==> flow/design.v (excerpt) <==
module alu16_top(clk, valA, valB, aluop, sub, lr, cc, result);
==> flow/config.mk <==
export PLATFORM = sky130hd
export DESIGN_NAME = alu16_top
export DESIGN_NICKNAME = alu16_top
export VERILOG_FILES = /design/flow/design.v
export SDC_FILE = /design/flow/constraint.sdc
export NUM_CORES = 4
export LEC_CHECK = 0
export CAP_MARGIN = 15
export CELL_PAD_IN_SITES_DETAIL_PLACEMENT = 2
export CORE_MARGIN = 2
export CORE_UTILIZATION = 40
export GPL_TIMING_DRIVEN = 1
export HOLD_SLACK_MARGIN = 0.12
export MAX_ROUTING_LAYER = met4
export MIN_ROUTING_LAYER = met2
export PLACE_DENSITY_LB_ADDON = 0.27
export SLEW_MARGIN = 20
==> flow/constraint.sdc <==
create_clock -name core_clock -period 3.1 [get_ports {clk}]
set_input_delay 0.6200 -clock core_clock [delete_from_list [all_inputs] [get_ports {clk}]]
set_output_delay 0.6200 -clock core_clock [all_outputs]
set_load 0.01 [all_outputs]
run.sh (not shown) runs the stock make flow with config.mk's settings and CLKGATE_MAP_FILE=.
The first run aborted during detailed placement (3_5_place_dp), error DPL-0033.
==> next run, changes <==
CAP_MARGIN = 10   (was 15)
CELL_PAD_IN_SITES_DETAIL_PLACEMENT = not set   (was 2)
CELL_PAD_IN_SITES_GLOBAL_PLACEMENT = 1   (was not set)
CORE_MARGIN = 4   (was 2)
CTS_CLUSTER_SIZE = 18   (was not set)
GPL_TIMING_DRIVEN = 0   (was 1)
HOLD_SLACK_MARGIN = not set   (was 0.12)
PLACE_DENSITY_LB_ADDON = not set   (was 0.27)
TNS_END_PERCENT = 55   (was not set)
clock period = 4.7 ns   (was 3.1 ns; I/O delays follow)
- The new run died in global routing (5_1_grt) (GRT-0116)
- area after synthesis does not change
- synthesized cell count is unchanged
- die size rises by a few percent
==> next run, changes <==
CAP_MARGIN = 20   (was 10)
CELL_PAD_IN_SITES_GLOBAL_PLACEMENT = not set   (was 1)
CORE_ASPECT_RATIO = 1.79   (was not set)
CORE_MARGIN = 2   (was 4)
CORE_UTILIZATION = 68   (was 40)
CTS_CLUSTER_DIAMETER = 220   (was not set)
CTS_CLUSTER_SIZE = 98   (was 18)
GPL_TIMING_DRIVEN = not set   (was 0)
MAX_ROUTING_LAYER = not set   (was met4)
MIN_ROUTING_LAYER = not set   (was met2)
SETUP_SLACK_MARGIN = -0.44   (was not set)
TNS_END_PERCENT = not set   (was 55)
The new run stopped in global routing (5_1_grt), error GRT-0116.
Synthesized area is unchanged.
Synthesized cell count stays the same.
Die size is lower by 43%.
==> next run, changes <==
CORE_ASPECT_RATIO = not set   (was 1.79)
CORE_UTILIZATION = 57   (was 68)
CTS_CLUSTER_DIAMETER = not set   (was 220)
CTS_CLUSTER_SIZE = 64   (was 98)
SETUP_SLACK_MARGIN = -0.3   (was -0.44)
clock period = 3.41 ns   (was 4.7 ns; I/O delays follow)
Outcome: This time the run completed, yet does not pass: setup timing. Area after synthesis is unchanged. Synthesized cell count does not change. Die area came out higher by 18%.

---

== build 50 ==
alu16_top again, from the RTL that the note above started with.
Settings: LEC_CHECK=0, CAP_MARGIN=20, CORE_ASPECT_RATIO=1.79, CORE_MARGIN=2, CORE_UTILIZATION=40, CTS_CLUSTER_DIAMETER=112, CTS_CLUSTER_SIZE=18, SETUP_SLACK_MARGIN=-0.44, SLEW_MARGIN=20; clock period 4.7 ns.
Build 50: all stages complete, timing, DRC and antenna checks passed
Input changes introduced in build 24 (baseline for comparison: build 50):
Settings: CTS_CLUSTER_DIAMETER no longer set, was 112; CTS_CLUSTER_SIZE no longer set, was 18; CORE_ASPECT_RATIO no longer set, was 1.79; SETUP_SLACK_MARGIN no longer set, was -0.44; CORE_UTILIZATION now 25, was 40; the clock period (ns, I/O delays scaled along) now 4.55, was 4.7.
Notes after the runs:
Changes observed in build 24 relative to build 50: total power after layout +about 6.5%; worst-case vdd ir drop -2.3%; post-layout period usage of the worst path -0.48 points; wire length -1.6%; worst slack at placement +0.010 ns.
~same register-to-register setup slack in build 50 and build 24
Per the comparison of build 24 with build 50, summed area of non-filler cells in the final layout grew by 300 um^2; cell count saw an increase; buffer count excluding the clock tree in the final layout up 14.
Here is what was changed in the inputs of build 53 compared with build 24.
Settings: CORE_UTILIZATION: 25 -> 61; the clock period (ns, I/O delays scaled along): 4.55 -> 2.27.
Findings:
Build 53: aborted in global routing (5_1_grt) (tool error). Comparing build 24 against build 53, there is no change at all in register share after synthesis. Build 53 vs build 24 — final RePlAce weighted congestion climbed by more than 10%. Initial cell density of the core, build 24 and build 53: smaller value in build 24. Delta (build 53 minus build 24): synthesized-area fraction occupied by adder cells did not really move; setup fix buffers added after clock tree synthesis rose 40; total cell area at the placement stage rose by about 16%; pre-CTS setup slack shows a reduction of 2.15 ns. Taking build 24 as the reference, in build 53 core footprint shows a reduction of 60%; die size saw a decrease.
What build 41 does differently from build 53 at the input level:
Settings: changing CORE_UTILIZATION from 61 to 13; changing the clock period (ns, I/O delays scaled along) from 2.27 to 5.01.
==> comparison <==
Build 41: done, clean on timing, DRC and antenna. Worst-case setup slack after placement: build 41 > build 53. From build 53 to build 41, post-cts hold buffer count did not move at all. Comparing build 41 against build 53, there is no change at all in number of input and output port buffers inserted. [compare] base=build 53 new=build 41: core area higher; starting density of the core fell by 49 points; global placer's final weighted congestion saw a decrease; die size +about 350%.

---

## lane 1
alu16_top again, from the RTL that the note above started with.
clock: 3.82 ns
lec_check: 0
cap_margin: 20
core_margin: 2
core_utilization: 65
cts_cluster_diameter: 29
cts_cluster_size: 38
slew_margin: 20
tns_end_percent: 5
Nothing crashed in lane 1 and all stages finished; the problem is that the final layout failed, the offending checks being setup timing.
Input changes introduced in lane 2 (baseline for comparison: lane 1):
# lane 1
export LEC_CHECK = 0
export CAP_MARGIN = 20
export CORE_MARGIN = 2
export CORE_UTILIZATION = 65
export CTS_CLUSTER_DIAMETER = 29
export CTS_CLUSTER_SIZE = 38
export SLEW_MARGIN = 20
export TNS_END_PERCENT = 5
create_clock -name core_clock -period 3.82 [get_ports {clk}]
# lane 2
export LEC_CHECK = 0
export CAP_MARGIN = 20
export CORE_MARGIN = 2
export CORE_UTILIZATION = 68
export CTS_CLUSTER_DIAMETER = 246
export CTS_CLUSTER_SIZE = 37
export SLEW_MARGIN = 20
create_clock -name core_clock -period 2.27 [get_ports {clk}]
[summary]
Lane 2 is listed as incomplete: the tool reported an error in clock tree synthesis (4_1_cts) and the run ended there.
Of lane 1 and lane 2, the run reporting the higher cell count after placement was lane 2.
Lane 2 vs lane 1 — core area dropped by a few percent
Summary of lane 2 over lane 1: HPWL after detailed placement +7500 µm; area reported by Yosys stat ~0 delta.
The higher placement-stage cell area of lane 1 and lane 2 is in lane 2.
Against lane 1, lane 2 comes in 3.4 points higher on floorplan core density.
Lane 2 vs lane 1, horizontal die dimension went down by 2.3 µm.
Between lane 2 and lane 1, the net count entering floorplan does not differ in any meaningful way.
Setup changes, lane 2 to lane 3
# lane 2
export LEC_CHECK = 0
export CAP_MARGIN = 20
export CORE_MARGIN = 2
export CORE_UTILIZATION = 68
export CTS_CLUSTER_DIAMETER = 246
export CTS_CLUSTER_SIZE = 37
export SLEW_MARGIN = 20
create_clock -name core_clock -period 2.27 [get_ports {clk}]
# lane 3
export LEC_CHECK = 0
export CAP_MARGIN = 20
export CORE_MARGIN = 2
export CORE_UTILIZATION = 70
export CTS_CLUSTER_DIAMETER = 246
export CTS_CLUSTER_SIZE = 37
export HOLD_SLACK_MARGIN = -0.08
export PLACE_DENSITY = 0.69
export SLEW_MARGIN = 20
create_clock -name core_clock -period 2.27 [get_ports {clk}]
[summary]
Lane 3 got as far as detailed placement (3_5_place_dp), where a tool error ended the run. Re fraction of synthesized cell area in xor and xnor cells: no difference whatsoever between lane 3 and lane 2. The final reports for lane 3 and lane 2 show vertical die dimension lower in the former. Number of buffers inserted by port buffering came out exactly the same in lane 3 and lane 2. Diff lane 3 and lane 2: routability congestion estimate from global placement higher in lane 3. Number of cell rows, lane 3 vs lane 2: down by a few percent. Re area of the die: lane 3 and lane 2 aren't equal, and the higher value belongs to lane 2. Diff lane 2..lane 3 | synthesized-area fraction occupied by ao, oa, aoi and oai cells | unchanged. Lane 3 against lane 2: post-synthesis instance area roughly the same, core box area -about 4%.
For lane 4, these inputs were changed with respect to lane 3:
# lane 3
export LEC_CHECK = 0
export CAP_MARGIN = 20
export CORE_MARGIN = 2
export CORE_UTILIZATION = 70
export CTS_CLUSTER_DIAMETER = 246
export CTS_CLUSTER_SIZE = 37
export HOLD_SLACK_MARGIN = -0.08
export PLACE_DENSITY = 0.69
export SLEW_MARGIN = 20
create_clock -name core_clock -period 2.27 [get_ports {clk}]
# lane 4
export LEC_CHECK = 0
export CAP_MARGIN = 20
export CORE_MARGIN = 2
export CORE_UTILIZATION = 40
export SLEW_MARGIN = 20
create_clock -name core_clock -period 4.55 [get_ports {clk}]
Summed standard-cell area reported by yosys: lane 4 vs lane 3 identical
Die size sits higher in lane 4 than in lane 3.
Vertical die dimension ends up higher on lane 4.
Looking only at placeable core region, and setting everything else aside, the lower value of lane 3 and lane 4 goes to lane 3.
Looking at the reports, lane 4 completed the entire flow and the layout it produced met the timing, design-rule and antenna checks.
Re fraction of registers with async set or reset after synthesis: no difference whatsoever between lane 4 and lane 3.
Power is estimated from default activity; no workload was simulated.
